==> run a: inputs <==
// MazeRunner
module MazeRunner(clk,RST_n,SS_n,MOSI,MISO,SCLK,PWMR,PWML,
                  DIRR,DIRL,IR_EN,BMPL_n,BMPR_n,buzz,
				  buzz_n,RX,LED);
  input clk;		 
  input RST_n;		 
  output SS_n;		 
  output MOSI;		 
  output SCLK;		 
  input MISO;		 
  output PWMR;		 
  output PWML;		 
  output DIRR;		 
  output DIRL;		 
  output IR_EN;		 
  input BMPL_n;		 
  input BMPR_n;		 
  output buzz;		 
  output buzz_n;
  input RX;			 
  output [7:0] LED;	 
  wire rst_n;		 
  wire send_resp;	 
  wire cmd_rdy;		 
  wire [15:0] cmd;	 
  wire clr_cmd_rdy;	 
  wire [11:0] IR_R0,IR_R1,IR_R2,IR_R3;
  wire [11:0] IR_L0,IR_L1,IR_L2,IR_L3;
  wire moving;
  wire IR_vld;					 
  wire line_present;		 
  wire err_vld;				 
  wire go;
  wire [15:0] err_raw;		 
  wire [15:0] err_opn_lp;	 
  wire [15:0] error;		 
  wire signed [11:0] lft_spd,rght_spd;
  wire bmp_raw;				 
  localparam FAST_SIM = 1;		 
  rst_synch iRST(.clk(clk),.RST_n(RST_n),.rst_n(rst_n));
  mtr_drv iDRV(.clk(clk), .rst_n(rst_n), .lft_duty(lft_spd), .rght_duty(rght_spd), .DIRL(DIRL), .DIRR(DIRR), .PWML(PWML), .PWMR(PWMR));
  IR_intf #(.FAST_SIM(FAST_SIM)) iINTF(.clk(clk), .rst_n(rst_n), .IR_R0(IR_R0), .IR_R1(IR_R1), .IR_R2(IR_R2), .IR_R3(IR_R3), .IR_L0(IR_L0), .IR_L1(IR_L1), .IR_L2(IR_L2), .IR_L3(IR_L3), .IR_en(IR_EN), .IR_vld(IR_vld), .line_present(line_present), .SS_n(SS_n), .SCLK(SCLK), .MOSI(MOSI), .MISO(MISO));
  err_compute iERR(.error(err_raw), .err_vld(err_vld), .IR_R0(IR_R0), .IR_L0(IR_L0), .IR_R1(IR_R1), .IR_L1(IR_L1), .IR_R2(IR_R2), .IR_L2(IR_L2), .IR_R3(IR_R3), .IR_L3(IR_L3), .IR_vld(IR_vld), .clk(clk), .rst_n(rst_n));
  cmd_proc #(FAST_SIM) iCMDPROC(.clk(clk), .rst_n(rst_n), .BMPL_n(BMPL_n), .BMPR_n(BMPR_n), .go(go), .err_opn_lp(err_opn_lp), .line_present(line_present), .buzz(buzz), .RX(RX));
  assign buzz_n = ~buzz;
  ...
clock: 10.8 ns
lec_check: 0
cap_margin: 20
cell_pad_in_sites_global_placement: 3
core_aspect_ratio: 1.61
core_margin: 5
core_utilization: 55
gpl_timing_driven: 0
max_routing_layer: met4
place_density_lb_addon: 0.28
setup_slack_margin: -0.28
slew_margin: 0
run.sh (not shown) runs the stock make flow with config.mk's settings and CLKGATE_MAP_FILE=.
==> run b (differences from run a) <==
==> flow/config.mk (replaced) <==
export PLATFORM = sky130hd
export DESIGN_NAME = MazeRunner
export DESIGN_NICKNAME = MazeRunner
export VERILOG_FILES = /design/flow/design.v
export SDC_FILE = /design/flow/constraint.sdc
export NUM_CORES = 4
export LEC_CHECK = 0
export CAP_MARGIN = 15
export CORE_ASPECT_RATIO = 0.7
export CORE_MARGIN = 6
export CORE_UTILIZATION = 68
export GPL_ROUTABILITY_DRIVEN = 0
export MAX_ROUTING_LAYER = met4
export PLACE_DENSITY_LB_ADDON = 0.26
export SETUP_SLACK_MARGIN = -0.2
export SLEW_MARGIN = 0
==> flow/constraint.sdc (replaced) <==
create_clock -name core_clock -period 10.7 [get_ports {clk}]
set_input_delay 2.1400 -clock core_clock [delete_from_list [all_inputs] [get_ports {clk}]]
set_output_delay 2.1400 -clock core_clock [all_outputs]
set_load 0.01 [all_outputs]
==> run c (differences from run a) <==
==> flow/config.mk (replaced) <==
export PLATFORM = sky130hd
export DESIGN_NAME = MazeRunner
export DESIGN_NICKNAME = MazeRunner
export VERILOG_FILES = /design/flow/design.v
export SDC_FILE = /design/flow/constraint.sdc
export NUM_CORES = 4
export LEC_CHECK = 0
export CAP_MARGIN = 20
export CORE_MARGIN = 4
export CORE_UTILIZATION = 35
export CTS_CLUSTER_DIAMETER = 201
export GPL_TIMING_DRIVEN = 0
export MIN_ROUTING_LAYER = met1
export PLACE_DENSITY_LB_ADDON = 0.24
export SETUP_SLACK_MARGIN = -0.44
export SLEW_MARGIN = 35
==> flow/constraint.sdc (replaced) <==
create_clock -name core_clock -period 4.64 [get_ports {clk}]
set_input_delay 0.9280 -clock core_clock [delete_from_list [all_inputs] [get_ports {clk}]]
set_output_delay 0.9280 -clock core_clock [all_outputs]
set_load 0.01 [all_outputs]
==> run d (differences from run a) <==
==> flow/config.mk (replaced) <==
export PLATFORM = sky130hd
export DESIGN_NAME = MazeRunner
export DESIGN_NICKNAME = MazeRunner
export VERILOG_FILES = /design/flow/design.v
export SDC_FILE = /design/flow/constraint.sdc
export NUM_CORES = 4
export LEC_CHECK = 0
export CAP_MARGIN = 20
export CORE_MARGIN = 2
export CORE_UTILIZATION = 19
export PLACE_DENSITY = 0.6
export SLEW_MARGIN = 20
==> flow/constraint.sdc (replaced) <==
create_clock -name core_clock -period 7.84 [get_ports {clk}]
set_input_delay 1.5680 -clock core_clock [delete_from_list [all_inputs] [get_ports {clk}]]
set_output_delay 1.5680 -clock core_clock [all_outputs]
set_load 0.01 [all_outputs]
==> results.cfg <==
; implementation run metrics
[outcome]
so.violations = setup timing
run_status = finished with violations

[timing]
final.setup.worst_slack_ns = -1.19
endpoints_failing_setup = 20

[floorplanning]
initial_utilization = 0.355
-- figures above: run c

==> results.cfg <==
; implementation run metrics
[setup_path]
worst-endpoint-required_ns = 6.27
crit_type = primary input to primary output

[timing]
endpoints_failing_setup = 0

[floorplanning]
initial_utilization = 0.192

[outcome]
run_status = no timing/DRC/antenna violations

[power]
pwr.group.clock_w = 0.00215

[placement]
gp_routability_congestion = 0.795
-- figures above: run d

==> results.cfg <==
; flow metrics
[yosys]
synthCells = 2176

[outcome]
last-stage-reached = 3_1_place_gp_skip_io
run_status = did not finish
firstError = [ERROR FLW-0024] Place density exceeds 1.0 (current PLACE_DENSITY_LB_ADDON =  0.28). Please check if the value of  PLACE_DENSITY_LB_ADDON is between 0 and 0.99.

[floorplanning]
initial_utilization = 0.553
-- figures above: run a

==> results.cfg <==
; implementation run metrics
[global_route]
track_usage = 0.278

[clock_network]
max-clock-path-buffers = 3

[outcome]
run_status = no timing/DRC/antenna violations

[timing]
final.setup.worst_slack_ns = 2.46
endpoints_failing_setup = 0
-- figures above: run b


==> zinc: inputs <==
Starting RTL as in the previous note.
export LEC_CHECK = 0
export ABC_AREA = 1
export CAP_MARGIN = 5
export CELL_PAD_IN_SITES_DETAIL_PLACEMENT = 0
export CELL_PAD_IN_SITES_GLOBAL_PLACEMENT = 1
export CORE_MARGIN = 5
export CORE_UTILIZATION = 27
export CTS_CLUSTER_DIAMETER = 78
export CTS_CLUSTER_SIZE = 76
export MIN_ROUTING_LAYER = met2
export PLACE_DENSITY_LB_ADDON = 0.17
export SETUP_SLACK_MARGIN = -0.3
export SLEW_MARGIN = 10
create_clock -name core_clock -period 5.67 [get_ports {clk}]
==> nickel: changes against zinc <==
Settings changed: CAP_MARGIN 5 to 20, CELL_PAD_IN_SITES_GLOBAL_PLACEMENT 1 to unset, CORE_MARGIN 5 to 2, CTS_CLUSTER_DIAMETER 78 to unset, CTS_CLUSTER_SIZE 76 to unset, SETUP_SLACK_MARGIN -0.3 to 0.47, SLEW_MARGIN 10 to 15.
==> flow/constraint.sdc (replaced) <==
create_clock -name core_clock -period 6.24 [get_ports {clk}]
set_input_delay 1.2480 -clock core_clock [delete_from_list [all_inputs] [get_ports {clk}]]
set_output_delay 1.2480 -clock core_clock [all_outputs]
set_load 0.01 [all_outputs]
==> willow: changes against zinc <==
Settings changed: ABC_AREA 1 to unset, CAP_MARGIN 5 to 20, CELL_PAD_IN_SITES_DETAIL_PLACEMENT 0 to unset, CELL_PAD_IN_SITES_GLOBAL_PLACEMENT 1 to unset, CORE_MARGIN 5 to 2, CORE_UTILIZATION 27 to 68, CTS_CLUSTER_DIAMETER 78 to unset, CTS_CLUSTER_SIZE 76 to unset, MIN_ROUTING_LAYER met2 to unset, PLACE_DENSITY_LB_ADDON 0.17 to unset, SETUP_SLACK_MARGIN -0.3 to unset, SLEW_MARGIN 10 to 20.
==> flow/constraint.sdc (replaced) <==
create_clock -name core_clock -period 5.09 [get_ports {clk}]
set_input_delay 1.0180 -clock core_clock [delete_from_list [all_inputs] [get_ports {clk}]]
set_output_delay 1.0180 -clock core_clock [all_outputs]
set_load 0.01 [all_outputs]
==> violet: changes against zinc <==
Settings changed: ABC_AREA 1 to unset, CAP_MARGIN 5 to 20, CELL_PAD_IN_SITES_GLOBAL_PLACEMENT 1 to unset, CORE_MARGIN 5 to 2, CORE_UTILIZATION 27 to 69, CTS_CLUSTER_DIAMETER 78 to unset, CTS_CLUSTER_SIZE 76 to unset, MIN_ROUTING_LAYER met2 to met1, SETUP_SLACK_MARGIN -0.3 to 0.47, SLEW_MARGIN 10 to 20.
==> flow/constraint.sdc (replaced) <==
create_clock -name core_clock -period 6.83 [get_ports {clk}]
set_input_delay 1.3660 -clock core_clock [delete_from_list [all_inputs] [get_ports {clk}]]
set_output_delay 1.3660 -clock core_clock [all_outputs]
set_load 0.01 [all_outputs]
==> results <==
| metric | nickel | violet | zinc | willow |
|---|---|---|---|---|
| Starting density of the core | 27.3% | 69.9% | 27.2% | 69.4% |
| Proportion of final cell area spent on non-clock buffers | 2.89% | 1.54% | 4.97% | 7.43% |
| Capture point of the critical path | iPID.D_term_flopped[14]$_DFF_P_ | iPID.D_term_flopped[13]$_DFF_P_ | iPID.D_term_flopped[14]$_DFF_P_ | iPID.D_term_flopped[13]$_DFF_P_ |
| Number of multi-input logic gates | 1675 | 1566 | 1675 | 1566 |
| Clock slew at reported path FFs | 0.06 ns | 0.06 ns | 0.09 ns | 0.06 ns |
| GR Layer Usage met1 | 0% | 37.4% | 0% | 38.0% |
| Outcome | no timing/DRC/antenna violations | no timing/DRC/antenna violations | failed layout checks | failed layout checks |
| Reasons for failing layout checks | - | - | negative setup slack | negative setup slack |
| Hpwl dp | 37500 µm | 32500 µm | 39900 µm | 34500 µm |
| Mean cell area of the mapped netlist | 8.86 µm² | 10.1 µm² | 8.86 µm² | 10.1 µm² |
| Sequential Power Share | 47.2% | 51.0% | 53.2% | 52.6% |
| End-of-flow core utilization | 32.4% | 77.2% | 31.9% | 83.3% |
| Worst hold margin | 0.293 ns | 0.298 ns | 0.277 ns | 0.305 ns |
| Sequential standard cell area | 10400 µm² | 10400 µm² | 10400 µm² | 10400 µm² |
| Number of non-filler instances in the completed layout | 3728 | 2640 | 3766 | 2841 |
| Clock latency at the later pin of the worst-skew pair | 0.62 ns | 0.56 ns | 0.60 ns | 0.55 ns |
| Critical path's slowest cell | fa_1 | or4_4 | fa_1 | or4_4 |
| Layout Cell Area excl Fill | 26500 µm² | 24300 µm² | 26200 µm² | 26400 µm² |
| Critical path buffer and inverter count | 7 | 4 | 7 | 4 |
| Number of nets in the layout | 2808 | 2394 | 2862 | 2596 |

==> inputs of trial 10 <==
MazeRunner again, from the RTL that the note above started with.
clock: 5.09 ns
lec_check: 0
abc_area: 1
cap_margin: 20
core_margin: 2
core_utilization: 72
cts_cluster_diameter: 394
cts_cluster_size: 15
place_density_lb_addon: 0.19
slew_margin: 20
==> trial 24: changes against trial 10 <==
CTS_CLUSTER_DIAMETER = default   (was 394)
CTS_CLUSTER_SIZE = 74   (was 15)
MAX_ROUTING_LAYER = met4   (was default)
SETUP_SLACK_MARGIN = 0.65   (was default)
==> flow/constraint.sdc (replaced) <==
create_clock -name core_clock -period 5.12 [get_ports {clk}]
set_input_delay 1.0240 -clock core_clock [delete_from_list [all_inputs] [get_ports {clk}]]
set_output_delay 1.0240 -clock core_clock [all_outputs]
set_load 0.01 [all_outputs]
==> build 56: changes against trial 10 <==
CTS_CLUSTER_DIAMETER = 268   (was 394)
CTS_CLUSTER_SIZE = 10   (was 15)
PLACE_DENSITY = 0.6   (was default)
PLACE_DENSITY_LB_ADDON = default   (was 0.19)
SETUP_SLACK_MARGIN = 1.88   (was default)
==> flow/constraint.sdc (replaced) <==
create_clock -name core_clock -period 6.42 [get_ports {clk}]
set_input_delay 1.2840 -clock core_clock [delete_from_list [all_inputs] [get_ports {clk}]]
set_output_delay 1.2840 -clock core_clock [all_outputs]
set_load 0.01 [all_outputs]
==> job_summary.md <==
### Yosys + OpenROAD results

| Metric | Value |
|---|---|
| Status | complete, but fails checks |
| SO Faults | negative setup slack |
| Final worst slack | -0.856 ns |
| Pwr dens | 220 nW/um2 |
| Stages on the worst setup path | 36 |
| Reg2reg end | iPID.D_term_flopped[13] |
| Worst-path clk slew | 0.08 ns |
| First-pass GRT wire length | 87800 um |
| Met1 Usage GRT | 0.391 |
| Clock power frac | 0.394 |
| # H-tree levels | 1 |
| DP Area | 23900 um2 |
| Final setup fails | 13 |
| Crit-path most repeated cell | nand2_1 |
| Max-slew headroom | 0.254 |
the above is filed under trial 10

==> job_summary.md <==
### Yosys + OpenROAD results

| Metric | Value |
|---|---|
| Status | complete, but fails checks |
| SO Faults | negative setup slack |
| Final setup fails | 10 |
| Met1 Usage GRT | 0.387 |
| Pwr dens | 258 nW/um2 |
| First-pass GRT wire length | 88100 um |
| Worst Tran Pin Value | 1.04 ns |
| Worst-path clk slew | 0.06 ns |
| CP Capture Point | iPID.D_term_flopped[14] |
| Reg2reg end | iPID.D_term_flopped[14] |
| Net Sw Frac | 0.207 |
| Clock power frac | 0.491 |
| Final worst slack | -0.411 ns |
| Root buffer cell | clkbuf_16 |
| Crit-path most repeated cell | nand2_2 |
| # H-tree levels | 2 |
| DP Area | 23900 um2 |
the above is filed under trial 24

==> job_summary.md <==
### Yosys + OpenROAD results

| Metric | Value |
|---|---|
| Max-slew headroom | 0.281 |
| First-pass GRT wire length | 90600 um |
| Clock power frac | 0.460 |
| Pwr dens | 193 nW/um2 |
| Stages on the worst setup path | 25 |
| Worst-path clk slew | 0.06 ns |
| Simple-Gate Area Share | 0.178 |
| Reg2reg end | iDRV.lft_PWM.PWM_sig |
| CTS-repair resized insts | 127 |
| Status | complete, no violations |
| Crit-path most repeated cell | inv_2 |
| Sequential share of power | 0.522 |
| DP Area | 23200 um2 |
| # H-tree levels | 2 |
| Final worst slack | 0.442 ns |
| Final setup fails | 0 |
| Seq area share | 0.388 |
| Net Sw Frac | 0.214 |
the above is filed under build 56


==> inputs of harbor <==
MazeRunner again, from the RTL that the note above started with.
make LEC_CHECK=0 ABC_AREA=0 CAP_MARGIN=35 CELL_PAD_IN_SITES_DETAIL_PLACEMENT=1 CELL_PAD_IN_SITES_GLOBAL_PLACEMENT=1 CORE_MARGIN=5 CORE_UTILIZATION=27 CTS_CLUSTER_DIAMETER=78 CTS_CLUSTER_SIZE=98 GPL_ROUTABILITY_DRIVEN=0 GPL_TIMING_DRIVEN=0 HOLD_SLACK_MARGIN=-0.04 MIN_ROUTING_LAYER=met1 PLACE_DENSITY_LB_ADDON=0.17 SETUP_SLACK_MARGIN=-0.3 SLEW_MARGIN=10 finish   # period 5.67 ns
==> raven (differences from harbor) <==
ABC_AREA = not set   (was 0)
CAP_MARGIN = 20   (was 35)
CELL_PAD_IN_SITES_DETAIL_PLACEMENT = not set   (was 1)
CELL_PAD_IN_SITES_GLOBAL_PLACEMENT = not set   (was 1)
CORE_MARGIN = 2   (was 5)
CORE_UTILIZATION = 34   (was 27)
CTS_CLUSTER_DIAMETER = 77   (was 78)
CTS_CLUSTER_SIZE = not set   (was 98)
HOLD_SLACK_MARGIN = 0.19   (was -0.04)
MAX_ROUTING_LAYER = met4   (was not set)
MIN_ROUTING_LAYER = not set   (was met1)
PLACE_DENSITY_LB_ADDON = not set   (was 0.17)
SETUP_SLACK_MARGIN = -0.12   (was -0.3)
SLEW_MARGIN = 5   (was 10)
==> flow/constraint.sdc (replaced) <==
create_clock -name core_clock -period 13.5 [get_ports {clk}]
set_input_delay 2.7000 -clock core_clock [delete_from_list [all_inputs] [get_ports {clk}]]
set_output_delay 2.7000 -clock core_clock [all_outputs]
set_load 0.01 [all_outputs]
==> reports/metrics.csv <==
metric,value,unit
outcome,"complete, no violations",
Signal buffers,96,
Core ar.,64200,sq um
M1 GR Usage,19.4,%
Clk power,1210,uW
P&R area growth vs syn,13.6,%
Clk pwr share,47.0,%
(the above is from raven)
==> reports/metrics.csv <==
metric,value,unit
outcome,failed layout checks,
SO Faults,negative setup slack,
Clk pwr share,45.4,%
setup violators final,5,
Signal buffers,165,
final setup margin,-162,ps
(the above is from harbor)
Power figures rest on the tool's default switching activity, not on a simulated workload.
